==> flow/design.v <==
`default_nettype none
module organ_tone (
    input  logic        clk,
    input  logic        rst,
    input  logic [3:0]  SW,
    output logic        tone,
    output logic [15:0] lcd_freq
);
logic newclock;  
logic reset;  
logic [31:0]d;  
logic [31:0]desiredfreq;  
logic [23:0] LcdDisplay;  
logic [31:0] ScopeInfoB;  
getdesiredfreq getfreq (.clk(clk), .SW(SW[3:1]),.desiredfreq(desiredfreq),
.LcdDisplay(LcdDisplay),.LcdinfoDisplay(lcd_freq),.ScopeInfoB(ScopeInfoB));
counter counter1(.clk(clk), .reset(reset | rst), .Q(d));
clockdiv clockdiv1(.d(d),.desiredfreq(desiredfreq),.clk(clk),.rst(rst),.reset(reset),.newclock(newclock));
mux2 mux (.a(newclock), .b(1'b0),.sel(SW[0]),.out(tone));
endmodule
module counter(input logic clk, input logic reset, output logic [31:0] Q);
always_ff @ (posedge (clk))
begin 
	if (reset)
		begin
		Q<=32'b1;
		end
	else
		Q<=Q+32'b1;
end
endmodule
module clockdiv (input logic [31:0] d,input logic [31:0] desiredfreq,input logic clk, input logic rst, output logic reset, output logic newclock);
always_ff @ (posedge (clk))
begin
	if (rst)
		begin
		newclock<=1'b0;
		reset<=1'b0;
		end
	else if (d==((32'd25000000/(desiredfreq))-32'd1))
		begin
		newclock<=1'b1;
		end
	else if (d>=((32'd50000000/(desiredfreq))-32'b1))
		begin
		newclock<=1'b0;
		reset<=1'b1;
		end
	else
		begin
		newclock<= newclock;
		reset<=1'b0;
		end
end
endmodule
module getdesiredfreq (
input logic clk, 
input logic [2:0] SW,
output logic [31:0] desiredfreq, 
output logic [23:0] LcdDisplay,
output logic [15:0] LcdinfoDisplay,
output logic [31:0] ScopeInfoB);
parameter character_0 =8'h30;
parameter character_1 =8'h31;
parameter character_2 =8'h32;
parameter character_3 =8'h33;
parameter character_4 =8'h34;
parameter character_5 =8'h35;
parameter character_6 =8'h36;
parameter character_7 =8'h37;
parameter character_8 =8'h38;
parameter character_9 =8'h39;
parameter character_A =8'h41;
parameter character_B =8'h42;
parameter character_C =8'h43;
parameter character_D =8'h44;
parameter character_E =8'h45;
parameter character_F =8'h46;
parameter character_G =8'h47;
parameter character_H =8'h48;
parameter character_I =8'h49;
parameter character_J =8'h4A;
parameter character_K =8'h4B;
parameter character_L =8'h4C;
parameter character_M =8'h4D;
parameter character_N =8'h4E;
parameter character_O =8'h4F;
parameter character_P =8'h50;
parameter character_Q =8'h51;
parameter character_R =8'h52;
parameter character_S =8'h53;
parameter character_T =8'h54;
parameter character_U =8'h55;
parameter character_V =8'h56;
parameter character_W =8'h57;
parameter character_X =8'h58;
parameter character_Y =8'h59;
parameter character_Z =8'h5A;
parameter character_lowercase_a= 8'h61;
parameter character_lowercase_b= 8'h62;
parameter character_lowercase_c= 8'h63;
parameter character_lowercase_d= 8'h64;
parameter character_lowercase_e= 8'h65;
parameter character_lowercase_f= 8'h66;
parameter character_lowercase_g= 8'h67;
parameter character_lowercase_h= 8'h68;
parameter character_lowercase_i= 8'h69;
parameter character_lowercase_j= 8'h6A;
parameter character_lowercase_k= 8'h6B;
parameter character_lowercase_l= 8'h6C;
parameter character_lowercase_m= 8'h6D;
parameter character_lowercase_n= 8'h6E;
parameter character_lowercase_o= 8'h6F;
parameter character_lowercase_p= 8'h70;
parameter character_lowercase_q= 8'h71;
parameter character_lowercase_r= 8'h72;
parameter character_lowercase_s= 8'h73;
parameter character_lowercase_t= 8'h74;
parameter character_lowercase_u= 8'h75;
parameter character_lowercase_v= 8'h76;
parameter character_lowercase_w= 8'h77;
parameter character_lowercase_x= 8'h78;
parameter character_lowercase_y= 8'h79;
parameter character_lowercase_z= 8'h7A;
parameter character_colon = 8'h3A;           
parameter character_stop = 8'h2E;            
parameter character_semi_colon = 8'h3B;    
parameter character_minus = 8'h2D;          
parameter character_divide = 8'h2F;          
parameter character_plus = 8'h2B;           
parameter character_comma = 8'h2C;           
parameter character_less_than = 8'h3C;     
parameter character_greater_than = 8'h3E;  
parameter character_equals = 8'h3D;          
parameter character_question = 8'h3F;       
parameter character_dollar = 8'h24;          
parameter character_space=8'h20;            
parameter character_exclaim=8'h21;           
always_comb
	case(SW[2:0])
	3'b000: 
		begin
		desiredfreq=32'd523; 
		LcdDisplay={character_D,character_O,character_space}; 
		LcdinfoDisplay=16'h0523;
		ScopeInfoB={character_S,character_0,character_0,character_0};
		end
	3'b001: 
		begin 
		desiredfreq=32'd587; 
		LcdDisplay={character_R,character_E,character_space}; 
		LcdinfoDisplay=16'h0587;
		ScopeInfoB={character_S,character_0,character_0,character_1};
		end
	3'b010: 
		begin 
		desiredfreq=32'd659; 
		LcdDisplay={character_M, character_E,character_space}; 
		LcdinfoDisplay=16'h0659;
		ScopeInfoB={character_S,character_0,character_1,character_0};
		end
	3'b011: 
		begin 
		desiredfreq=32'd698; 
		LcdDisplay={character_F, character_A,character_space}; 
		LcdinfoDisplay=16'h0698;
		ScopeInfoB={character_S,character_0,character_1,character_1};
		end
	3'b100: 
		begin 
		desiredfreq=32'd783; 
		LcdDisplay={character_S, character_O,character_space}; 
		LcdinfoDisplay=16'h0783;
		ScopeInfoB={character_S,character_1,character_0,character_0};
		end
	3'b101: 
		begin 
		desiredfreq=32'd880; 
		LcdDisplay={character_L, character_A,character_space}; 
		LcdinfoDisplay=16'h0880;
		ScopeInfoB={character_S,character_1,character_0,character_1};
		end
	3'b110: 
		begin 
		desiredfreq=32'd987; 
		LcdDisplay={character_T, character_I,character_space};
		LcdinfoDisplay=16'h0987;
		ScopeInfoB={character_S,character_1,character_1,character_0};
		end
	3'b111: 
		begin 
		desiredfreq=32'd1046; 
		LcdDisplay={character_D, character_O, character_2};
		LcdinfoDisplay=16'h1046;
		ScopeInfoB={character_S,character_1,character_1,character_1};
		end
	default:
		begin 
		desiredfreq=32'd1000; 
		LcdDisplay={character_N, character_O,character_space};		
		LcdinfoDisplay=16'h1000;
		ScopeInfoB={character_S,character_lowercase_z,character_lowercase_z,character_lowercase_z};
		end 
	endcase
endmodule
module mux2 (input logic a, input logic b, input logic sel, output logic out);
assign out=sel?a:b;
endmodule
==> flow/run.sh <==
#!/bin/bash
# the make line also repeats each setting of config.mk as NAME=value (left out here)
make -C /OpenROAD-flow-scripts/flow DESIGN_CONFIG=/design/flow/config.mk WORK_HOME=/design/flow/orfs CLKGATE_MAP_FILE= finish
==> flow/config.mk <==
export PLATFORM = sky130hd
export DESIGN_NAME = organ_tone
export DESIGN_NICKNAME = organ_tone
export VERILOG_FILES = /design/flow/design.v
export SDC_FILE = /design/flow/constraint.sdc
export NUM_CORES = 4
export LEC_CHECK = 0
export ABC_AREA = 1
export CAP_MARGIN = 20
export CORE_MARGIN = 2
export CORE_UTILIZATION = 58
export HOLD_SLACK_MARGIN = -0.1
export SLEW_MARGIN = 20
==> flow/constraint.sdc <==
create_clock -name core_clock -period 57.4 [get_ports {clk}]
set_input_delay 11.4800 -clock core_clock [delete_from_list [all_inputs] [get_ports {clk}]]
set_output_delay 11.4800 -clock core_clock [all_outputs]
set_load 0.01 [all_outputs]
==> results of run 1 <==
==> per-layer routing <==
layer  GRT overflow  track usage
met1            119        0.787
met2            488        0.926
met3             81        0.602
met4            216        0.727
met5              4        0.414
==> stage by stage <==
stage | util | cell area, sq um
2_1_floorplan | - | 55700
3_3_place_gp | 0.798 | 74100
3_5_place_dp | 0.798 | 74100
4_1_cts | 0.822 | 76400
==> repair_timing <==
action | in CTS
gates resized | 262
gates cloned | 8
setup endpoints to repair | 2
pin swaps | 173
setup buffers | 155
==> reports/results.tsv, run 1 <==
stage	metric	value	unit
outcome	outcome	aborted with a tool error	
outcome	haltStage	global routing (5_1_grt)	
outcome	toolErrorMsg	[ERROR GRT-0232] Routing congestion too high. Check the congestion heatmap in the GUI.	
clocking	htreeDepth	2	
clocking	cts_made_buffers	5	
logic_synthesis	syn_avg_cell_area	5.62	sq um
logic_synthesis	synth-edff-count	0	
logic_synthesis	synth_chip_area	54100	sq um
logic_synthesis	xor_share	0.0606	
floorplan	fp.dieH	310	um
floorplan	ioPinCount	23	
logic_synthesis	syn_area	54100	sq um
logic_synthesis	top_logic_kind	simple AND/OR/NAND/NOR gates	
logic_synthesis	yosys.area.top_type	nand2_1	
placement	dp_cells	13200	
logic_synthesis	synth.top_cell.area_share	0.179	
logic_synthesis	top_cells_by_count	nand2_1 (2,582), inv_1 (1,329), nor2_1 (896)	
logic_synthesis	area_leaders	nand2_1 (18%), ha_1 (11%), inv_1 (9.2%)	
floorplan	rows	112	
logic_synthesis	synthAoiAreaFrac	0.127	
floorplan	die_w	310	um
clocking	root_buffer	clkbuf_16	
clocking	cts_buffer_depth	2	
clocking	clock-sinks	34	
logic_synthesis	synthArstFlopShare	0	
global_route	grtUsageTotal	0.768	
placement	dp_slack	-4.42	ns
logic_synthesis	ys_cells	9630	
floorplan	coreArea	92900	sq um
logic_synthesis	ys.flop_type	dfxtp_1	
logic_synthesis	syn_inst	9630	
floorplan	initCoreUtil	0.583	
logic_synthesis	synth.cellmix.adderShare	0.108	
placement	portBuffers	19	
global_route	overflow	908	
logic_synthesis	ys.flops	34	
floorplan	die_area	95800	sq um
logic_synthesis	ys_warn_count	3	
logic_synthesis	synth_seq_share	0.0126	
logic_synthesis	mux_share	0.00113	
clocking	postCtsHoldBufs	0	
logic_synthesis	simple_gate_area_frac	0.553	
logic_synthesis	synth.distinct_cells	106	
placement	gp_congestion	1.14	
placement	hpwl	199	mm
logic_synthesis	synth_top_cell_by_count	nand2_1	
==> inputs of run 2 (changes only) <==
- CAP_MARGIN: 20 -> 40
- CELL_PAD_IN_SITES_DETAIL_PLACEMENT: default -> 2
- CORE_ASPECT_RATIO: default -> 1.6
- CORE_MARGIN: 2 -> 4
- CORE_UTILIZATION: 58 -> 32
- GPL_ROUTABILITY_DRIVEN: default -> 1
- HOLD_SLACK_MARGIN: -0.1 -> default
- MAX_ROUTING_LAYER: default -> met4
- MIN_ROUTING_LAYER: default -> met2
- PLACE_DENSITY_LB_ADDON: default -> 0.03
- SETUP_SLACK_MARGIN: default -> 5.0
- SLEW_MARGIN: 20 -> 35
- TNS_END_PERCENT: default -> 50
- clock period: 57.4 -> 105.0 ns (I/O delays scaled with it)
==> reports/results.tsv, run 2 <==
stage	metric	value	unit
logic_synthesis	ys_cells	9630	
logic_synthesis	top_logic_kind	simple AND/OR/NAND/NOR gates	
worst_setup_path	worstPathMaxFanout	36	
clocking	root_buffer	clkbuf_16	
global_route	grt_pass1_wl	471	mm
finish	syn2layout_area_growth	4.01	%
worst_setup_path	end_kind	register	
logic_synthesis	ys.flops	34	
global_route	overflow	0	
worst_setup_path	critPathKind	primary input to register	
floorplan	initCoreUtil	0.323	
drt	vias	94700	
clocking	htreeDepth	2	
floorplan	coreArea	168000	sq um
worst_hold_path	hold_class	register to register	
logic_synthesis	xor_share	0.0606	
worst_setup_path	r2r-end	counter1.Q[31]	
flow_run	log.warning_count	43	
placement	hpwl	271	mm
final_timing	fmax	10.9	MHz
logic_synthesis	syn_inst	9630	
final_timing	max-slew-margin-rel	0.260	
global_route	grtUsageTotal	0.561	
drt	viasPerCell	7.99	
worst_setup_path	critPathArrivalTime	91.94	ns
logic_synthesis	yosys.area.top_type	nand2_1	
logic_synthesis	synth.cellmix.adderShare	0.108	
logic_synthesis	ys.flop_type	dfxtp_1	
logic_synthesis	synth.distinct_cells	106	
logic_synthesis	synth_top_cell_by_count	nand2_1	
final_timing	period_used_share	0.873	
worst_setup_path	crit_top_cell	nand2_1	
logic_synthesis	synthArstFlopShare	0	
final_timing	finalSetupViolations	0	
logic_synthesis	synth_chip_area	54100	sq um
worst_setup_path	rrSetupSlack	99.75	ns
worst_setup_path	worstSetupPathDepth	374	
final_timing	worst_pin_slew	1.11	ns
finish	fin_nets	10100	
placement	post_dp_cell_area	56000	sq um
worst_setup_path	worst_path_dominant_cell_family	simple AND/OR/NAND/NOR gates	
worst_setup_path	crit_path_end	clockdiv1.reset	
worst_setup_path	crit_required	105.26	ns
worst_setup_path	cp-startpoint	SW[2]	
worst_hold_path	worstHoldEndpoint	counter1.Q[22]	
global_route	grt_pass1_vias	103000	
logic_synthesis	simple_gate_area_frac	0.553	
worst_setup_path	critical-path-max-stage-delay	0.89	ns
final_timing	skew	0.0141	ns
worst_setup_path	path_buffers	67	
outcome	outcome	complete, no violations	
worst_hold_path	hold_path_depth	2	
clocking	clkTransAtPathRegs	0.08	ns
final_timing	hold_ws	0.498	ns
floorplan	fp.dieH	528	um
finish	stdcell_area	56300	sq um
clocking	clock-sinks	34	
logic_synthesis	syn_area	54100	sq um
logic_synthesis	synth-edff-count	0	
placement	gp_congestion	1.19	
logic_synthesis	ys_warn_count	3	
clocking	cts-resized-gates	0	
drt	wl	328	mm
clocking	cts_buffer_depth	2	
final_timing	rsz0062_at_grt	false	
placement	portBuffers	19	
clocking	postCtsHoldBufs	0	
floorplan	rows	190	
worst_setup_path	r2r_cells	29	
worst_setup_path	slowest_stage	clkdlybuf4s50_1	
floorplan	die_area	176000	sq um
global_route	grt_max_degree	53	
finish	final_util	0.336	
global_route	antenna_found_initial	0	
drt	routedWlPerCell	27.7	um
clocking	cts_made_buffers	5	
final_timing	final_hold_viol_count	0	
logic_synthesis	top_cells_by_count	nand2_1 (2,582), inv_1 (1,329), nor2_1 (896)	
final_timing	drv_slew	0	
logic_synthesis	area_leaders	nand2_1 (18%), ha_1 (11%), inv_1 (9.2%)	
floorplan	die_w	333	um
drt	drtAntennaViolNets	0	
logic_synthesis	syn_avg_cell_area	5.62	sq um
flow_run	drv_cap	0	
logic_synthesis	synth_seq_share	0.0126	
drt	drc	0	
logic_synthesis	synth.top_cell.area_share	0.179	
worst_hold_path	hp-start	counter1.Q[22]	
drt	drtIter0Drc	20300	
logic_synthesis	synthAoiAreaFrac	0.127	
clocking	postCtsSetupRepairBufs	0	
final_timing	fin_tns_setup	0	ns
logic_synthesis	mux_share	0.00113	
clocking	worstSkewPairLatency	0.32	ns
floorplan	ioPinCount	23	
worst_setup_path	worst_setup_path_start_kind	primary input	
worst_setup_path	r2r_start	counter1.Q[3]	
drt	drtPass1Iterations	14	
clocking	cts_tree	done	
final_timing	period_minus_slack	91.68	ns
run 2: stage by stage:
| stage | cells | setup WS [ns] |
|---|---|---|
| finish | 11800 | 13.32 |
| global placement | 11800 | 17.10 |
| CTS | 11800 | 15.93 |
| floorplan | 9635 | 33.16 |
| global route | 11800 | 8.44 |
| detailed placement | 11800 | 15.80 |
run 2: layout make-up:
cell class | instances | area [sq um]
multi-input cells | 7982 | 46100
diodes | 52 | 130
clock buffers | 5 | 125
flip-flops and latches | 34 | 681
well taps | 2208 | 2760
clock inverters | 3 | 45.0
inverters | 1455 | 5610
repair buffers | 107 | 855
fillers | 22000 | 112000
run 2: per-layer routing:
metal	global-route usage	wire length [um]
met1	-	0
met2	0.712	168000
met3	0.528	101000
met4	0.298	58500
met5	-	0
==> inputs of run 3 (changes only) <==
- ABC_AREA: 1 -> default
- CAP_MARGIN: 40 -> 20
- CELL_PAD_IN_SITES_DETAIL_PLACEMENT: 2 -> default
- CORE_ASPECT_RATIO: 1.6 -> 0.5
- CORE_MARGIN: 4 -> 2
- CORE_UTILIZATION: 32 -> 59
- CTS_CLUSTER_DIAMETER: default -> 381
- CTS_CLUSTER_SIZE: default -> 98
- GPL_ROUTABILITY_DRIVEN: 1 -> default
- MAX_ROUTING_LAYER: met4 -> default
- MIN_ROUTING_LAYER: met2 -> default
- PLACE_DENSITY_LB_ADDON: 0.03 -> default
- SETUP_SLACK_MARGIN: 5.0 -> default
- SLEW_MARGIN: 35 -> 20
- TNS_END_PERCENT: 50 -> 55
- clock period: 105.0 -> 100.0 ns (I/O delays scaled with it)
==> reports/results.tsv, run 3 <==
stage	metric	value	unit
outcome	outcome	complete, no violations	
worst_setup_path	cp-startpoint	SW[2]	
clocking	postCtsHoldBufs	0	
final_timing	finalSetupViolations	0	
final_timing	fmax	10.3	MHz
logic_synthesis	ys.flop_type	dfxtp_1	
worst_hold_path	hold_path_depth	2	
clocking	htreeDepth	2	
placement	hpwl	180	mm
logic_synthesis	synth.cellmix.adderShare	0.114	
worst_setup_path	end_kind	register	
drt	drtAntennaViolNets	0	
final_timing	hold_ws	0.497	ns
drt	drc	0	
global_route	grt_max_degree	65	
logic_synthesis	synth.distinct_cells	201	
worst_hold_path	worstHoldEndpoint	clockdiv1.reset	
floorplan	coreArea	86100	sq um
floorplan	initCoreUtil	0.596	
drt	routedWlPerCell	28.1	um
logic_synthesis	ys_warn_count	3	
logic_synthesis	xor_share	0.0994	
global_route	grt_pass1_vias	58400	
global_route	overflow	0	
drt	viasPerCell	7.65	
finish	syn2layout_area_growth	2.47	%
clocking	cts_made_buffers	5	
placement	dp_cells	8297	
worst_setup_path	worstSetupPathDepth	331	
logic_synthesis	syn_avg_cell_area	7.02	sq um
final_timing	drv_slew	0	
logic_synthesis	top_cells_by_count	nor2_1 (719), nand2_1 (634), a21oi_1 (568)	
floorplan	fp.dieH	212	um
flow_run	log.warning_count	46	
global_route	antenna_found_initial	17	
floorplan	rows	76	
worst_setup_path	critical-path-max-stage-delay	0.69	ns
global_route	grt_pass1_wl	344	mm
worst_setup_path	crit_path_end	clockdiv1.reset	
worst_setup_path	worst_setup_path_start_kind	primary input	
clocking	cts_tree	done	
worst_setup_path	r2r_cells	25	
worst_setup_path	rrSetupSlack	95.53	ns
logic_synthesis	mux_share	0.0489	
finish	final_cells	8347	
clocking	clock-sinks	34	
global_route	grtUsageTotal	0.491	
clocking	worstSkewPairLatency	0.28	ns
final_timing	period_minus_slack	96.73	ns
logic_synthesis	syn_area	51300	sq um
worst_setup_path	slowest_stage	or4_1	
final_timing	fin_tns_setup	0	ns
placement	gp_congestion	1.15	
flow_run	drv_cap	0	
logic_synthesis	synth.top_cell.area_share	0.114	
logic_synthesis	ys_cells	7299	
drt	drtPass1Iterations	9	
worst_setup_path	path_buffers	20	
logic_synthesis	synth-edff-count	0	
worst_setup_path	r2r-end	clockdiv1.reset	
logic_synthesis	synthArstFlopShare	0	
clocking	root_buffer	clkbuf_16	
clocking	clkTransAtPathRegs	0.06	ns
logic_synthesis	syn_inst	7299	
final_timing	final_hold_viol_count	0	
floorplan	die_w	421	um
worst_setup_path	critPathKind	primary input to register	
worst_setup_path	worstPathMaxFanout	29	
drt	drtIter0Drc	10400	
worst_setup_path	critPathArrivalTime	96.88	ns
final_timing	skew	0.00503	ns
logic_synthesis	synth_seq_share	0.0133	
clocking	cts_buffer_depth	2	
worst_hold_path	hp-start	clockdiv1.reset	
logic_synthesis	ys.flops	34	
logic_synthesis	simple_gate_area_frac	0.305	
floorplan	ioPinCount	23	
worst_setup_path	crit_top_cell	ha_1	
logic_synthesis	synthAoiAreaFrac	0.368	
final_timing	period_used_share	0.967	
worst_setup_path	r2r_start	counter1.Q[0]	
final_timing	max-slew-margin-rel	0.226	
logic_synthesis	top_logic_kind	AND-OR/OR-AND gates	
logic_synthesis	yosys.area.top_type	ha_1	
worst_setup_path	worst_path_dominant_cell_family	AND-OR/OR-AND gates	
worst_hold_path	hold_class	register to register	
drt	vias	63800	
logic_synthesis	area_leaders	ha_1 (11%), xnor2_1 (6.4%), a21oi_1 (5.5%)	
worst_setup_path	crit_required	100.16	ns
floorplan	die_area	89400	sq um
logic_synthesis	synth_chip_area	51300	sq um
drt	wl	234	mm
finish	final_util	0.610	
finish	fin_nets	7639	
logic_synthesis	synth_top_cell_by_count	nor2_1	
final_timing	worst_pin_slew	1.13	ns
placement	portBuffers	19	
-- run 3: metrics by stage --
step                setup WS, ns  area, sq um
CTS                       0.0284        52000
finish                      3.27        52500
floorplan                  11.75        51300
detailed placement         -2.27        51700
global placement           -1.44        51700
global route              -0.140        52500
-- run 3: metal layers --
layer | vias to the layer above | wire length [um] | global-route usage | part of all wire
li1 | 27700 | - | - | -
met4 | 18 | 14200 | 0.257 | 0.061
met2 | 5128 | 89200 | 0.683 | 0.38
met5 | - | 124 | 0 | 0.00053
met1 | 29700 | 91400 | 0.635 | 0.39
met3 | 1263 | 39500 | 0.213 | 0.17
-- run 3: cell type report --
| type | count | area [sq um] |
|---|---|---|
| Antenna cell | 11 | 27.5 |
| Clock buffer | 6 | 139 |
| Clock inverter | 1 | 30.0 |
| Fill cell | 7888 | 33500 |
| Inverter | 175 | 693 |
| Multi-Input combinational cell | 6806 | 48400 |
| Sequential cell | 34 | 681 |
| Tap cell | 1170 | 1460 |
| Timing Repair Buffer | 144 | 1120 |
-- run 3: timing repair --
item,4_1_cts,5_1_grt
gates resized,10,63
endpoints found under the setup margin,2,2
pin swaps,1,7
gates cloned,1,3
buffers inserted,1,26
==> inputs of run 4 (changes only) <==
- CAP_MARGIN: 20 -> 40
- CORE_UTILIZATION: 59 -> 40
- CTS_CLUSTER_DIAMETER: 381 -> default
- CTS_CLUSTER_SIZE: 98 -> default
- GPL_ROUTABILITY_DRIVEN: default -> 0
- HOLD_SLACK_MARGIN: default -> 0.3
- MAX_ROUTING_LAYER: default -> met5
- TNS_END_PERCENT: 55 -> 15
- clock period: 100.0 -> 88.2 ns (I/O delays scaled with it)
==> reports/results.tsv, run 4 <==
stage	metric	value	unit
logic_synthesis	mux_share	0.0489	
final_timing	fin_tns_setup	0	ns
clocking	htreeDepth	2	
worst_setup_path	worstSetupPathDepth	328	
clocking	clkTransAtPathRegs	0.05	ns
placement	dp_slack	-2.12	ns
logic_synthesis	synth_seq_share	0.0133	
global_route	antenna_found_initial	4	
worst_setup_path	end_kind	register	
finish	fin_nets	7808	
floorplan	fp.dieH	257	um
final_timing	finalSetupViolations	0	
worst_setup_path	crit_path_end	clockdiv1.reset	
worst_setup_path	worstPathMaxFanout	23	
logic_synthesis	synth.distinct_cells	201	
finish	final_util	0.433	
worst_setup_path	cp-startpoint	SW[1]	
worst_hold_path	hold_class	register to register	
drt	drc	0	
floorplan	coreArea	127000	sq um
worst_setup_path	r2r-end	clockdiv1.reset	
placement	portBuffers	19	
finish	logic_area	48800	sq um
final_timing	fmax	11.9	MHz
logic_synthesis	synth.cellmix.adderShare	0.114	
placement	hpwl	160	mm
final_timing	skew	0.00644	ns
floorplan	die_w	510	um
logic_synthesis	top_cells_by_count	nor2_1 (719), nand2_1 (634), a21oi_1 (568)	
logic_synthesis	ys_warn_count	3	
clocking	cts_made_buffers	5	
outcome	outcome	complete, no violations	
logic_synthesis	synth.top_cell.area_share	0.114	
final_timing	fin_ws	4.15	ns
logic_synthesis	syn_area	51300	sq um
final_timing	worst_pin_slew	0.950	ns
finish	fillers	13100	
worst_setup_path	r2r_cells	25	
logic_synthesis	synthArstFlopShare	0	
finish	regArea	681	sq um
drt	drtAntennaViolNets	0	
global_route	overflow	0	
logic_synthesis	synth_top_cell_by_count	nor2_1	
worst_setup_path	rrSetupSlack	84.28	ns
floorplan	die_area	131000	sq um
drt	routedWlPerCell	22.5	um
drt	vias	58700	
logic_synthesis	ys.flop_type	dfxtp_1	
finish	syn2layout_area_growth	6.93	%
floorplan	initCoreUtil	0.405	
worst_setup_path	critPathKind	primary input to register	
final_timing	period_used_share	0.953	
clocking	worstSkewPairLatency	0.29	ns
global_route	grt_pass1_wl	308	mm
flow_run	drv_cap	0	
worst_hold_path	hp-start	clockdiv1.reset	
clocking	postCtsHoldBufs	0	
flow_run	log.warning_count	44	
worst_setup_path	slowest_stage	or4b_1	
logic_synthesis	synth_chip_area	51300	sq um
worst_setup_path	r2r_start	counter1.Q[0]	
logic_synthesis	ys_cells	7299	
logic_synthesis	top_logic_kind	AND-OR/OR-AND gates	
drt	wl	203	mm
global_route	grt_pass1_vias	52500	
clocking	root_buffer	clkbuf_16	
logic_synthesis	syn_avg_cell_area	7.02	sq um
clocking	clock-sinks	34	
floorplan	rows	92	
drt	drtIter0Drc	6071	
worst_hold_path	hold_path_depth	2	
logic_synthesis	yosys.area.top_type	ha_1	
logic_synthesis	area_leaders	ha_1 (11%), xnor2_1 (6.4%), a21oi_1 (5.5%)	
clocking	cts_buffer_depth	2	
worst_setup_path	critical-path-max-stage-delay	0.56	ns
final_timing	period_minus_slack	84.05	ns
worst_setup_path	worst_path_dominant_cell_family	AND-OR/OR-AND gates	
clocking	cts_tree	done	
logic_synthesis	synthAoiAreaFrac	0.368	
final_timing	final_hold_viol_count	0	
logic_synthesis	simple_gate_area_frac	0.305	
final_timing	drv_slew	0	
worst_setup_path	crit_required	88.39	ns
logic_synthesis	xor_share	0.0994	
logic_synthesis	ys.flops	34	
drt	viasPerCell	6.50	
worst_hold_path	worstHoldEndpoint	clockdiv1.reset	
worst_setup_path	worst_setup_path_start_kind	primary input	
logic_synthesis	syn_inst	7299	
worst_setup_path	critPathArrivalTime	84.23	ns
worst_setup_path	path_buffers	27	
drt	drtPass1Iterations	6	
global_route	grtUsageTotal	0.290	
floorplan	ioPinCount	23	
logic_synthesis	synth-edff-count	0	
global_route	grt_max_degree	60	
final_timing	max-slew-margin-rel	0.350	
worst_setup_path	crit_top_cell	ha_1	
==> run 4: cell type report <==
cell class / instances / share of cell area
diodes: 3 / 0.000137
clock buffers: 7 / 0.00260
clock inverters: 1 / 0.0000913
inverters: 175 / 0.0129
multi-input cells: 6805 / 0.890
flip-flops and latches: 34 / 0.0124
well taps: 1692 / 0.0386
repair buffers: 314 / 0.0436
==> run 4: per-layer routing <==
layer	global-route usage	part of all wire	vias to the layer above
met5	0	0	-
met4	0.102	0.040	0
met3	0.0608	0.10	493
met2	0.441	0.42	2684
met1	0.400	0.44	27500
li1	-	-	28100
==> run 4: timing repair <==
item	4_1_cts	5_1_grt
gates resized	24	157
setup endpoints to repair	2	2
gates cloned	1	2
pin swaps	4	32
buffers inserted	4	90
==> run 4: per-stage QoR <==
step                      hold slack, ns  std cells  cell area, sq um
after floorplan                    0.432       7304             51300
after global placement             0.454       8900             53000
after detailed placement           0.470       8911             53100
after CTS                          0.478       8924             53400
after global routing               0.503       9029             54800
final                              0.477       9031             54800
==> inputs of run 5 (changes only) <==
- ABC_AREA: default -> 1
- CAP_MARGIN: 40 -> 20
- CORE_ASPECT_RATIO: 0.5 -> default
- CORE_UTILIZATION: 40 -> 65
- GPL_ROUTABILITY_DRIVEN: 0 -> default
- HOLD_SLACK_MARGIN: 0.3 -> default
- MAX_ROUTING_LAYER: met5 -> default
- TNS_END_PERCENT: 15 -> default
- clock period: 88.2 -> 80.7 ns (I/O delays scaled with it)
==> reports/results.tsv, run 5 <==
stage	metric	value	unit
worst_setup_path	path_buffers	59	
global_route	antenna_found_initial	3	
logic_synthesis	synthAoiAreaFrac	0.127	
logic_synthesis	syn_avg_cell_area	5.62	sq um
logic_synthesis	mux_share	0.00113	
worst_setup_path	worst_path_dominant_cell_family	simple AND/OR/NAND/NOR gates	
final_timing	period_minus_slack	75.81	ns
floorplan	coreArea	82200	sq um
logic_synthesis	area_leaders	nand2_1 (18%), ha_1 (11%), inv_1 (9.2%)	
drt	drtIter0Drc	6854	
finish	syn2layout_area_growth	1.56	%
logic_synthesis	xor_share	0.0606	
global_route	grt_max_degree	49	
flow_run	drv_cap	0	
worst_setup_path	critPathKind	primary input to register	
logic_synthesis	top_logic_kind	simple AND/OR/NAND/NOR gates	
global_route	grt_pass1_vias	59800	
worst_setup_path	crit_top_cell	nand2_1	
final_timing	fin_tns_setup	0	ns
final_timing	worst_pin_slew	0.996	ns
logic_synthesis	synth_seq_share	0.0126	
worst_hold_path	worstHoldEndpoint	counter1.Q[0]	
final_timing	max-slew-margin-rel	0.336	
logic_synthesis	simple_gate_area_frac	0.553	
worst_setup_path	critPathArrivalTime	75.99	ns
clocking	worstSkewPairLatency	0.28	ns
drt	viasPerCell	6.16	
worst_setup_path	end_kind	register	
floorplan	fp.dieH	293	um
logic_synthesis	yosys.area.top_type	nand2_1	
logic_synthesis	ys_cells	9630	
worst_setup_path	worst_setup_path_start_kind	primary input	
worst_setup_path	crit_path_end	clockdiv1.reset	
global_route	grtUsageTotal	0.459	
drt	wl	207	mm
floorplan	die_w	293	um
clocking	postCtsHoldBufs	0	
worst_hold_path	hold_class	register to register	
logic_synthesis	synth_top_cell_by_count	nand2_1	
drt	drc	0	
worst_setup_path	rrSetupSlack	76.47	ns
logic_synthesis	ys.flop_type	dfxtp_1	
finish	fillers	8097	
clocking	clkTransAtPathRegs	0.05	ns
logic_synthesis	synth_chip_area	54100	sq um
logic_synthesis	synth-edff-count	0	
worst_setup_path	cp-startpoint	SW[1]	
outcome	outcome	complete, no violations	
global_route	grt_pass1_wl	318	mm
worst_setup_path	slowest_stage	ha_1	
final_timing	fmax	13.2	MHz
clocking	cts_made_buffers	5	
logic_synthesis	ys_warn_count	3	
worst_setup_path	crit_required	80.88	ns
worst_setup_path	r2r_start	counter1.Q[2]	
worst_setup_path	r2r_cells	29	
drt	drtAntennaViolNets	0	
final_timing	hold_ws	0.458	ns
placement	portBuffers	19	
logic_synthesis	ys.flops	34	
logic_synthesis	synth.cellmix.adderShare	0.108	
worst_setup_path	r2r-end	counter1.Q[31]	
floorplan	rows	105	
worst_setup_path	critical-path-max-stage-delay	0.46	ns
final_timing	final_hold_viol_count	0	
placement	gp_congestion	1.11	
logic_synthesis	synthArstFlopShare	0	
flow_run	log.warning_count	45	
drt	vias	65700	
logic_synthesis	top_cells_by_count	nand2_1 (2,582), inv_1 (1,329), nor2_1 (896)	
clocking	cts_tree	done	
logic_synthesis	syn_inst	9630	
final_timing	skew	0.00444	ns
floorplan	die_area	85600	sq um
finish	fin_nets	10100	
logic_synthesis	synth.distinct_cells	106	
worst_hold_path	hold_path_depth	1	
worst_setup_path	worstSetupPathDepth	369	
worst_setup_path	worstPathMaxFanout	21	
placement	hpwl	165	mm
clocking	clock-sinks	34	
clocking	cts_buffer_depth	2	
final_timing	period_used_share	0.939	
logic_synthesis	syn_area	54100	sq um
floorplan	ioPinCount	23	
global_route	overflow	0	
clocking	htreeDepth	2	
clocking	root_buffer	clkbuf_16	
final_timing	drv_slew	0	
drt	drtPass1Iterations	13	
drt	routedWlPerCell	19.3	um
worst_hold_path	hp-start	counter1.Q[0]	
final_timing	finalSetupViolations	0	
floorplan	initCoreUtil	0.658	
logic_synthesis	synth.top_cell.area_share	0.179	
## run 5: area by class of cell
type	instances	area, sq um	share of cell area
Clock inverter	1	5.00	0.0000910
Antenna cell	2	5.00	0.0000910
Inverter	1455	5620	0.102
Sequential cell	34	681	0.0124
Tap cell	1070	1340	0.0243
Timing Repair Buffer	119	933	0.0170
Clock buffer	7	143	0.00259
Multi-Input combinational cell	7985	46300	0.841
## run 5: timing repair
item                       4_1_cts  5_1_grt
setup buffers                    0       36
setup endpoints to repair        0        2
gates resized                    0       50
## run 5: layer usage
metal  share of wire  track usage
met1            0.39        0.579
met2            0.42        0.721
met3            0.12       0.0915
met4           0.073        0.272
met5         0.00028            0
## run 5: per-stage QoR
step	worst slack, ns	utilization	cell area [sq um]	cells
after global placement	2.80	0.661	54400	10600
final	4.89	0.669	55000	10700
after CTS	2.05	0.663	54500	10600
after detailed placement	2.06	0.661	54400	10600
after floorplan	13.72	-	54200	9635
after global routing	-0.0680	0.669	55000	10700
==> inputs of run 6 (changes only) <==
- CORE_UTILIZATION: 65 -> 72
- CTS_CLUSTER_SIZE: default -> 100
- clock period: 80.7 -> 124.0 ns (I/O delays scaled with it)
==> reports/results.tsv, run 6 <==
stage	metric	value	unit
outcome	outcome	complete, no violations	
flow_run	log.warning_count	45	
logic_synthesis	ys.flops	34	
final_timing	fmax	11.3	MHz
global_route	grtUsageTotal	0.505	
drt	viasPerCell	6.35	
final_timing	period_used_share	0.714	
logic_synthesis	simple_gate_area_frac	0.553	
worst_setup_path	crit_top_cell	nand2_1	
drt	routedWlPerCell	19.5	um
finish	fin_nets	10000	
clocking	clkTransAtPathRegs	0.07	ns
worst_setup_path	r2r_start	counter1.Q[1]	
final_timing	fin_tns_setup	0	ns
flow_run	drv_cap	0	
logic_synthesis	ys.flop_type	dfxtp_1	
logic_synthesis	syn_inst	9630	
worst_setup_path	critical-path-max-stage-delay	0.85	ns
global_route	grt_pass1_wl	318	mm
worst_setup_path	critPathArrivalTime	88.70	ns
logic_synthesis	top_logic_kind	simple AND/OR/NAND/NOR gates	
worst_setup_path	worst_path_dominant_cell_family	simple AND/OR/NAND/NOR gates	
worst_hold_path	hp-start	counter1.Q[0]	
drt	drtPass1Iterations	13	
logic_synthesis	synthArstFlopShare	0	
worst_hold_path	worstHoldEndpoint	counter1.Q[0]	
logic_synthesis	syn_avg_cell_area	5.62	sq um
placement	portBuffers	19	
logic_synthesis	area_leaders	nand2_1 (18%), ha_1 (11%), inv_1 (9.2%)	
final_timing	worst_pin_slew	1.06	ns
logic_synthesis	synth.cellmix.adderShare	0.108	
clocking	cts_tree	done	
final_timing	final_hold_viol_count	0	
worst_setup_path	crit_required	124.21	ns
global_route	overflow	0	
clocking	cts-resized-gates	0	
logic_synthesis	ys_warn_count	3	
final_timing	drv_slew	0	
global_route	grt_pass1_vias	61700	
logic_synthesis	synth-edff-count	0	
floorplan	ioPinCount	23	
worst_setup_path	crit_path_end	clockdiv1.reset	
global_route	antenna_found_initial	11	
clocking	clock-sinks	34	
placement	gp_congestion	1.13	
finish	syn2layout_area_growth	0.365	%
drt	drtAntennaViolNets	0	
logic_synthesis	synth.top_cell.area_share	0.179	
floorplan	die_w	278	um
logic_synthesis	xor_share	0.0606	
logic_synthesis	synth_chip_area	54100	sq um
worst_hold_path	hold_path_depth	1	
final_timing	finalSetupViolations	0	
worst_setup_path	critPathKind	primary input to register	
final_timing	max-slew-margin-rel	0.292	
drt	drc	0	
worst_setup_path	worstPathMaxFanout	36	
worst_setup_path	r2r_cells	28	
logic_synthesis	ys_cells	9630	
worst_setup_path	r2r-end	counter1.Q[30]	
logic_synthesis	synth.distinct_cells	106	
logic_synthesis	synth_seq_share	0.0126	
finish	final_util	0.730	
clocking	htreeDepth	2	
drt	vias	66800	
logic_synthesis	syn_area	54100	sq um
floorplan	rows	100	
logic_synthesis	yosys.area.top_type	nand2_1	
drt	wl	205	mm
final_timing	rsz0062_at_grt	false	
worst_setup_path	path_buffers	60	
worst_setup_path	rrSetupSlack	119.20	ns
clocking	root_buffer	clkbuf_16	
clocking	postCtsHoldBufs	0	
logic_synthesis	mux_share	0.00113	
worst_setup_path	worst_setup_path_start_kind	primary input	
worst_setup_path	slowest_stage	o21ai_0	
logic_synthesis	synthAoiAreaFrac	0.127	
clocking	worstSkewPairLatency	0.31	ns
final_timing	skew	0.0163	ns
logic_synthesis	top_cells_by_count	nand2_1 (2,582), inv_1 (1,329), nor2_1 (896)	
worst_hold_path	hold_class	register to register	
clocking	postCtsSetupRepairBufs	0	
floorplan	coreArea	74400	sq um
drt	drtIter0Drc	8292	
worst_setup_path	worstSetupPathDepth	373	
floorplan	initCoreUtil	0.727	
global_route	grt_max_degree	50	
clocking	cts_buffer_depth	2	
worst_setup_path	end_kind	register	
logic_synthesis	synth_top_cell_by_count	nand2_1	
floorplan	die_area	77400	sq um
floorplan	fp.dieH	278	um
placement	hpwl	162	mm
worst_setup_path	cp-startpoint	SW[2]	
clocking	cts_made_buffers	5	
final_timing	period_minus_slack	88.49	ns
==> run 6: metrics by stage <==
| stage | hold WS [ns] | cells | setup slack [ns] | area, sq um |
|---|---|---|---|---|
| finish | 0.458 | 10500 | 35.51 | 54300 |
| global route | 0.498 | 10500 | 30.48 | 54300 |
| CTS | 0.452 | 10500 | 37.42 | 54300 |
| detailed placement | 0.437 | 10500 | 37.27 | 54200 |
| global placement | 0.434 | 10500 | 38.56 | 54200 |
| floorplan | 0.409 | 9635 | 48.36 | 54200 |
==> run 6: layer usage <==
layer | global-route usage | vias up | wire length, um
met4 | 0.390 | 8 | 19600
met3 | 0.146 | 1344 | 29100
met1 | 0.593 | 29600 | 73200
li1 | - | 31400 | -
met2 | 0.774 | 4520 | 83400
met5 | 0 | - | 51
==> run 6: cell type report <==
| class | instances | area (sq um) |
|---|---|---|
| diodes | 5 | 12.5 |
| clock buffers | 7 | 143 |
| clock inverters | 1 | 5.00 |
| fillers | 6648 | 20100 |
| inverters | 1455 | 5600 |
| multi-input cells | 7982 | 46100 |
| flip-flops and latches | 34 | 681 |
| well taps | 969 | 1210 |
| repair buffers | 76 | 613 |
==> inputs of run 7 (changes only) <==
- CORE_UTILIZATION: 72 -> 70
- CTS_CLUSTER_DIAMETER: default -> 256
- CTS_CLUSTER_SIZE: 100 -> 96
- PLACE_DENSITY: default -> 0.43
- TNS_END_PERCENT: default -> 5
- clock period: 124.0 -> 54.0 ns (I/O delays scaled with it)
==> reports/results.tsv, run 7 <==
stage	metric	value	unit
outcome	outcome	aborted with a tool error	
outcome	haltStage	detailed placement (3_5_place_dp)	
outcome	toolErrorMsg	[ERROR DPL-0038] Utilization greater than 100%, impossible to legalize	
floorplan	die_w	282	um
floorplan	rows	101	
logic_synthesis	yosys.area.top_type	nand2_1	
logic_synthesis	synth.cellmix.adderShare	0.108	
logic_synthesis	synth_seq_share	0.0126	
logic_synthesis	synth.distinct_cells	106	
logic_synthesis	syn_avg_cell_area	5.62	sq um
placement	gp_congestion	1.23	
logic_synthesis	synth_top_cell_by_count	nand2_1	
logic_synthesis	synth_chip_area	54100	sq um
floorplan	die_area	79600	sq um
logic_synthesis	synthAoiAreaFrac	0.127	
logic_synthesis	synthArstFlopShare	0	
logic_synthesis	ys.flops	34	
logic_synthesis	syn_area	54100	sq um
logic_synthesis	ys_cells	9630	
floorplan	ioPinCount	23	
logic_synthesis	syn_inst	9630	
logic_synthesis	ys.flop_type	dfxtp_1	
floorplan	initCoreUtil	0.711	
logic_synthesis	simple_gate_area_frac	0.553	
placement	portBuffers	19	
floorplan	fp.dieH	282	um
logic_synthesis	xor_share	0.0606	
logic_synthesis	top_cells_by_count	nand2_1 (2,582), inv_1 (1,329), nor2_1 (896)	
logic_synthesis	mux_share	0.00113	
floorplan	coreArea	76200	sq um
logic_synthesis	synth-edff-count	0	
logic_synthesis	top_logic_kind	simple AND/OR/NAND/NOR gates	
logic_synthesis	area_leaders	nand2_1 (18%), ha_1 (11%), inv_1 (9.2%)	
logic_synthesis	synth.top_cell.area_share	0.179	
logic_synthesis	ys_warn_count	3	
run 7: through the flow:
stage	setup slack [ns]	std cells	hold WS (ns)
2_1_floorplan	-3.20	9635	0.409
3_3_place_gp	-4.89	13700	0.428
==> inputs of run 8 (changes only) <==
- ABC_AREA: 1 -> default
- CORE_UTILIZATION: 70 -> 26
- CTS_CLUSTER_DIAMETER: 256 -> default
- CTS_CLUSTER_SIZE: 96 -> 54
- GPL_TIMING_DRIVEN: default -> 1
- HOLD_SLACK_MARGIN: default -> 0.15
- PLACE_DENSITY: 0.43 -> default
- PLACE_DENSITY_LB_ADDON: default -> 0.01
- TNS_END_PERCENT: 5 -> 35
- clock period: 54.0 -> 100.0 ns (I/O delays scaled with it)
==> reports/results.tsv, run 8 <==
stage	metric	value	unit
outcome	outcome	complete, no violations	
global_route	grt_pass1_vias	55400	
clocking	cts_made_buffers	5	
logic_synthesis	synth.top_cell.area_share	0.114	
logic_synthesis	ys_cells	7299	
final_timing	skew	0.0197	ns
worst_setup_path	crit_required	100.17	ns
worst_setup_path	path_buffers	27	
finish	fin_nets	7694	
drt	drc	0	
floorplan	coreArea	195000	sq um
worst_setup_path	worstPathMaxFanout	28	
drt	viasPerCell	5.88	
worst_setup_path	crit_top_cell	o21ai_0	
worst_setup_path	worstSetupPathDepth	346	
global_route	overflow	0	
worst_setup_path	critical-path-max-stage-delay	0.69	ns
drt	vias	57900	
drt	drtIter0Drc	4572	
global_route	grt_pass1_wl	393	mm
logic_synthesis	synth_top_cell_by_count	nor2_1	
finish	fillers	21900	
clocking	worstSkewPairLatency	0.30	ns
logic_synthesis	synth-edff-count	0	
final_timing	fmax	10.5	MHz
clocking	clkTransAtPathRegs	0.06	ns
final_timing	max-slew-margin-rel	0.283	
final_timing	worst_pin_slew	1.07	ns
global_route	grt_max_degree	43	
floorplan	ioPinCount	23	
placement	hpwl	217	mm
floorplan	die_area	201000	sq um
logic_synthesis	synthAoiAreaFrac	0.368	
worst_hold_path	worstHoldEndpoint	clockdiv1.reset	
finish	regArea	681	sq um
logic_synthesis	synth_chip_area	51300	sq um
clocking	clock-sinks	34	
final_timing	fin_ws	5.18	ns
placement	dp_cells	9822	
worst_setup_path	cp-startpoint	SW[1]	
logic_synthesis	syn_area	51300	sq um
logic_synthesis	synthArstFlopShare	0	
logic_synthesis	ys.flop_type	dfxtp_1	
worst_hold_path	hold_path_depth	2	
worst_setup_path	critPathKind	primary input to register	
final_timing	period_used_share	0.948	
drt	wl_met1	134	mm
logic_synthesis	syn_inst	7299	
floorplan	initCoreUtil	0.262	
floorplan	die_w	448	um
worst_hold_path	hp-start	clockdiv1.reset	
drt	top_layer	met4	
logic_synthesis	top_logic_kind	AND-OR/OR-AND gates	
logic_synthesis	xor_share	0.0994	
final_timing	finalSetupViolations	0	
clocking	cts_tree	done	
logic_synthesis	yosys.area.top_type	ha_1	
logic_synthesis	syn_avg_cell_area	7.02	sq um
clocking	htreeDepth	2	
logic_synthesis	synth_seq_share	0.0133	
floorplan	fp.dieH	448	um
clocking	root_buffer	clkbuf_16	
worst_setup_path	r2r-end	counter1.Q[31]	
drt	wl_met2	121	mm
clocking	cts_buffer_depth	2	
worst_setup_path	rrSetupSlack	95.78	ns
drt	wl	271	mm
logic_synthesis	synth.cellmix.adderShare	0.114	
flow_run	log.warning_count	44	
finish	syn2layout_area_growth	6.90	%
finish	logic_area	48400	sq um
finish	final_util	0.280	
logic_synthesis	synth.distinct_cells	201	
placement	post_dp_cell_area	54200	sq um
finish	final_cells	9847	
global_route	antenna_found_initial	7	
logic_synthesis	mux_share	0.0489	
worst_setup_path	critPathArrivalTime	94.99	ns
worst_setup_path	r2r_start	counter1.Q[3]	
worst_hold_path	hold_class	register to register	
worst_setup_path	crit_path_end	clockdiv1.reset	
logic_synthesis	ys.flops	34	
global_route	grtUsageTotal	0.260	
worst_setup_path	worst_setup_path_start_kind	primary input	
worst_setup_path	r2r_cells	16	
final_timing	drv_slew	0	
final_timing	fin_tns_setup	0	ns
final_timing	period_minus_slack	94.82	ns
placement	gp_congestion	0.894	
drt	wl_met3	10.2	mm
worst_setup_path	end_kind	register	
drt	routedWlPerCell	27.5	um
finish	stdcell_area	54800	sq um
logic_synthesis	ys_warn_count	3	
drt	drtPass1Iterations	6	
logic_synthesis	area_leaders	ha_1 (11%), xnor2_1 (6.4%), a21oi_1 (5.5%)	
worst_setup_path	worst_path_dominant_cell_family	AND-OR/OR-AND gates	
flow_run	drv_cap	0	
logic_synthesis	top_cells_by_count	nor2_1 (719), nand2_1 (634), a21oi_1 (568)	
worst_setup_path	slowest_stage	or4_1	
floorplan	rows	162	
logic_synthesis	simple_gate_area_frac	0.305	
placement	portBuffers	19	
drt	drtAntennaViolNets	0	
placement	dp_slack	0.444	ns
final_timing	final_hold_viol_count	0	
## run 8: cell type report
cell class,count,share of cell area
diodes,1,0.0000457
clock buffers,5,0.00228
clock inverters,3,0.00126
inverters,175,0.0125
multi-input cells,6806,0.883
flip-flops and latches,34,0.0124
well taps,2624,0.0599
repair buffers,199,0.0282
## run 8: through the flow
| stage | hold WS (ns) |
|---|---|
| floorplan | 0.432 |
| global placement | 0.452 |
| detailed placement | 0.461 |
| CTS | 0.471 |
| global route | 0.500 |
| finish | 0.469 |
## run 8: routing by layer
metal	track usage	vias to the layer above
li1	-	27900
met1	0.377	28500
met2	0.422	1347
met3	0.0171	150
met4	0.0429	0
met5	0	-
## run 8: timing repair
item | CTS | global route
hold buffers | 0 | 0
buffers inserted | 0 | 12
setup endpoints to repair | 0 | 2
resized | 0 | 68
==> inputs of run 9 (changes only) <==
- ABC_AREA: default -> 1
- CAP_MARGIN: 20 -> 40
- CORE_ASPECT_RATIO: default -> 0.87
- CORE_UTILIZATION: 26 -> 29
- CTS_CLUSTER_DIAMETER: default -> 56
- CTS_CLUSTER_SIZE: 54 -> default
- GPL_TIMING_DRIVEN: 1 -> default
- HOLD_SLACK_MARGIN: 0.15 -> default
- PLACE_DENSITY_LB_ADDON: 0.01 -> 0.23
- TNS_END_PERCENT: 35 -> 75
- clock period: 100.0 -> 57.0 ns (I/O delays scaled with it)
==> reports/results.tsv, run 9 <==
stage	metric	value	unit
outcome	outcome	failed layout checks	
outcome	failed_checks	negative setup slack	
logic_synthesis	top_cells_by_count	nand2_1 (2,582), inv_1 (1,329), nor2_1 (896)	
logic_synthesis	synth.top_cell.area_share	0.179	
logic_synthesis	syn_avg_cell_area	5.62	sq um
logic_synthesis	synth.cellmix.adderShare	0.108	
worst_setup_path	worst_setup_path_start_kind	primary input	
worst_setup_path	critPathKind	primary input to register	
final_timing	fmax	17.1	MHz
placement	post_dp_cell_area	82900	sq um
global_route	grt_pass1_vias	74200	
worst_setup_path	critPathArrivalTime	58.66	ns
drt	wl	276	mm
worst_hold_path	hold_path_depth	1	
drt	top_layer	met5	
worst_setup_path	r2r-end	counter1.Q[31]	
placement	hpwl	231	mm
global_route	antenna_found_initial	13	
clocking	htreeDepth	2	
worst_setup_path	crit_top_cell	nand2_1	
finish	fillers	19400	
global_route	grt_max_degree	48	
clocking	clkTransAtPathRegs	0.06	ns
logic_synthesis	synthArstFlopShare	0	
final_timing	drv_slew	0	
worst_setup_path	slowest_stage	a2111oi_2	
drt	drtAntennaViolNets	0	
worst_setup_path	path_buffers	59	
logic_synthesis	mux_share	0.00113	
flow_run	drv_cap	0	
worst_hold_path	hold_class	register to register	
finish	logic_area	48400	sq um
logic_synthesis	ys_warn_count	3	
floorplan	die_w	467	um
worst_hold_path	worstHoldEndpoint	counter1.Q[0]	
logic_synthesis	xor_share	0.0606	
logic_synthesis	ys.flops	34	
drt	drtPass1Iterations	6	
logic_synthesis	synth.distinct_cells	106	
placement	portBuffers	19	
global_route	overflow	0	
worst_setup_path	worstSetupPathDepth	359	
floorplan	initCoreUtil	0.293	
logic_synthesis	ys.flop_type	dfxtp_1	
clocking	cts_made_buffers	5	
drt	wl_met2	127	mm
final_timing	skew	0.00638	ns
logic_synthesis	top_logic_kind	simple AND/OR/NAND/NOR gates	
finish	final_cells	15600	
worst_setup_path	rrSetupSlack	52.77	ns
final_timing	fin_tns_setup	-2.85	ns
drt	vias	76000	
finish	stdcell_area	85700	sq um
drt	drc	0	
drt	drtIter0Drc	5352	
logic_synthesis	synth_chip_area	54100	sq um
worst_setup_path	worstPathMaxFanout	14	
global_route	grt_pass1_wl	421	mm
clocking	postCtsHoldBufs	0	
drt	wl_met3	12.3	mm
final_timing	finalSetupViolations	2	
finish	fin_nets	13600	
flow_run	log.warning_count	46	
logic_synthesis	synthAoiAreaFrac	0.127	
worst_setup_path	crit_required	57.23	ns
drt	wl_met1	123	mm
logic_synthesis	area_leaders	nand2_1 (18%), ha_1 (11%), inv_1 (9.2%)	
worst_hold_path	hp-start	counter1.Q[0]	
logic_synthesis	yosys.area.top_type	nand2_1	
floorplan	rows	147	
clocking	worstSkewPairLatency	0.29	ns
clocking	clock-sinks	34	
final_timing	worst_pin_slew	0.831	ns
finish	syn2layout_area_growth	58.3	%
logic_synthesis	syn_area	54100	sq um
floorplan	fp.dieH	407	um
drt	viasPerCell	4.87	
final_timing	fin_ws	-1.43	ns
global_route	grtUsageTotal	0.282	
worst_setup_path	worst_path_dominant_cell_family	simple AND/OR/NAND/NOR gates	
worst_setup_path	crit_path_end	clockdiv1.newclock	
finish	regArea	681	sq um
final_timing	period_minus_slack	58.43	ns
logic_synthesis	syn_inst	9630	
worst_setup_path	critical-path-max-stage-delay	0.37	ns
floorplan	die_area	190000	sq um
worst_setup_path	cp-startpoint	SW[2]	
logic_synthesis	synth_seq_share	0.0126	
clocking	cts_tree	done	
worst_setup_path	end_kind	register	
final_timing	final_hold_viol_count	0	
placement	gp_congestion	1.02	
drt	routedWlPerCell	17.7	um
logic_synthesis	synth-edff-count	0	
floorplan	ioPinCount	23	
floorplan	coreArea	185000	sq um
logic_synthesis	synth_top_cell_by_count	nand2_1	
logic_synthesis	simple_gate_area_frac	0.553	
logic_synthesis	ys_cells	9630	
clocking	cts_buffer_depth	2	
clocking	root_buffer	clkbuf_16	
final_timing	rsz0062_at_grt	true	
worst_setup_path	r2r_start	counter1.Q[1]	
final_timing	period_used_share	1.03	
worst_setup_path	r2r_cells	29	
final_timing	max-slew-margin-rel	0.446	
placement	dp_cells	15400	
[run 9: what timing repair did]
item	CTS	global route
endpoints found under the hold margin	0	0
pin swaps	169	15
buffers inserted	175	1
setup endpoints to repair	2	2
cloned	7	0
resized	331	21
[run 9: area by class of cell]
class / instances / area share
multi-input combinational: 7987 / 0.565
timing repair buffer: 3652 / 0.323
inverter: 1455 / 0.0663
tap: 2458 / 0.0359
sequential: 34 / 0.00794
clock buffer: 5 / 0.00146
clock inverter: 3 / 0.000803
antenna: 3 / 0.0000876
timing repair inverter: 1 / 0.0000584
[run 9: through the flow]
step	util	hold slack, ns	worst slack (ns)
5_1_grt	0.463	0.493	-5.32
3_3_place_gp	0.448	0.425	-5.10
6_report	0.463	0.448	-1.43
3_5_place_dp	0.448	0.431	-5.56
4_1_cts	0.463	0.447	-0.525
2_1_floorplan	-	0.409	-0.805
[run 9: routing by layer]
metal	track usage	vias to the layer above
met2	0.487	1880
met3	0.0179	472
met4	0.116	8
li1	-	38500
met1	0.362	35100
met5	0	-
==> inputs of run 10 (changes only) <==
- CAP_MARGIN: 40 -> 20
- CORE_ASPECT_RATIO: 0.87 -> default
- CORE_UTILIZATION: 29 -> 72
- CTS_CLUSTER_DIAMETER: 56 -> default
- HOLD_SLACK_MARGIN: default -> -0.08
- MAX_ROUTING_LAYER: default -> met4
- PLACE_DENSITY_LB_ADDON: 0.23 -> 0.22
- TNS_END_PERCENT: 75 -> default
- clock period: 57.0 -> 58.8 ns (I/O delays scaled with it)
==> reports/results.tsv, run 10 <==
stage	metric	value	unit
logic_synthesis	ys_cells	9630	
logic_synthesis	ys_warn_count	3	
placement	dp_slack	-4.16	ns
global_route	grtUsageTotal	1.07	
logic_synthesis	synth.top_cell.area_share	0.179	
clocking	postCtsHoldBufs	0	
logic_synthesis	area_leaders	nand2_1 (18%), ha_1 (11%), inv_1 (9.2%)	
placement	dp_cells	11000	
logic_synthesis	mux_share	0.00113	
logic_synthesis	ys.flop_type	dfxtp_1	
logic_synthesis	syn_area	54100	sq um
clocking	root_buffer	clkbuf_16	
clocking	htreeDepth	2	
clocking	cts_made_buffers	5	
logic_synthesis	simple_gate_area_frac	0.553	
logic_synthesis	top_logic_kind	simple AND/OR/NAND/NOR gates	
logic_synthesis	synth_top_cell_by_count	nand2_1	
floorplan	ioPinCount	23	
floorplan	die_area	77400	sq um
placement	hpwl	161	mm
logic_synthesis	synth.distinct_cells	106	
logic_synthesis	top_cells_by_count	nand2_1 (2,582), inv_1 (1,329), nor2_1 (896)	
logic_synthesis	syn_avg_cell_area	5.62	sq um
outcome	haltStage	global routing (5_1_grt)	
floorplan	die_w	278	um
placement	portBuffers	19	
clocking	clock-sinks	34	
floorplan	fp.dieH	278	um
logic_synthesis	synth_seq_share	0.0126	
logic_synthesis	ys.flops	34	
floorplan	coreArea	74400	sq um
logic_synthesis	syn_inst	9630	
logic_synthesis	xor_share	0.0606	
logic_synthesis	yosys.area.top_type	nand2_1	
logic_synthesis	synthArstFlopShare	0	
logic_synthesis	synth_chip_area	54100	sq um
logic_synthesis	synthAoiAreaFrac	0.127	
outcome	toolErrorMsg	[ERROR GRT-0232] Routing congestion too high. Check the congestion heatmap in the GUI.	
logic_synthesis	synth-edff-count	0	
floorplan	rows	100	
clocking	cts_buffer_depth	2	
outcome	outcome	aborted with a tool error	
placement	gp_congestion	1.23	
floorplan	initCoreUtil	0.727	
global_route	overflow	6858	
logic_synthesis	synth.cellmix.adderShare	0.108	
==> run 10: routing by layer <==
| layer | GRT overflow | GRT usage |
|---|---|---|
| met1 | 715 | 0.972 |
| met2 | 4569 | 1.28 |
| met3 | 528 | 0.934 |
| met4 | 1046 | 1.11 |
| met5 | - | - |
==> run 10: per-stage QoR <==
stage	TNS, ns	area [sq um]	hold WS (ns)	utilization
2_1_floorplan	0	55000	0.409	-
3_3_place_gp	-5.54	58300	0.463	0.783
3_5_place_dp	-8.32	58300	0.477	0.783
4_1_cts	0	60200	0.493	0.808
==> run 10: repair_timing <==
item	in CTS
gates cloned	3
pin swaps	118
setup endpoints to repair	2
gates resized	220
buffers inserted	120
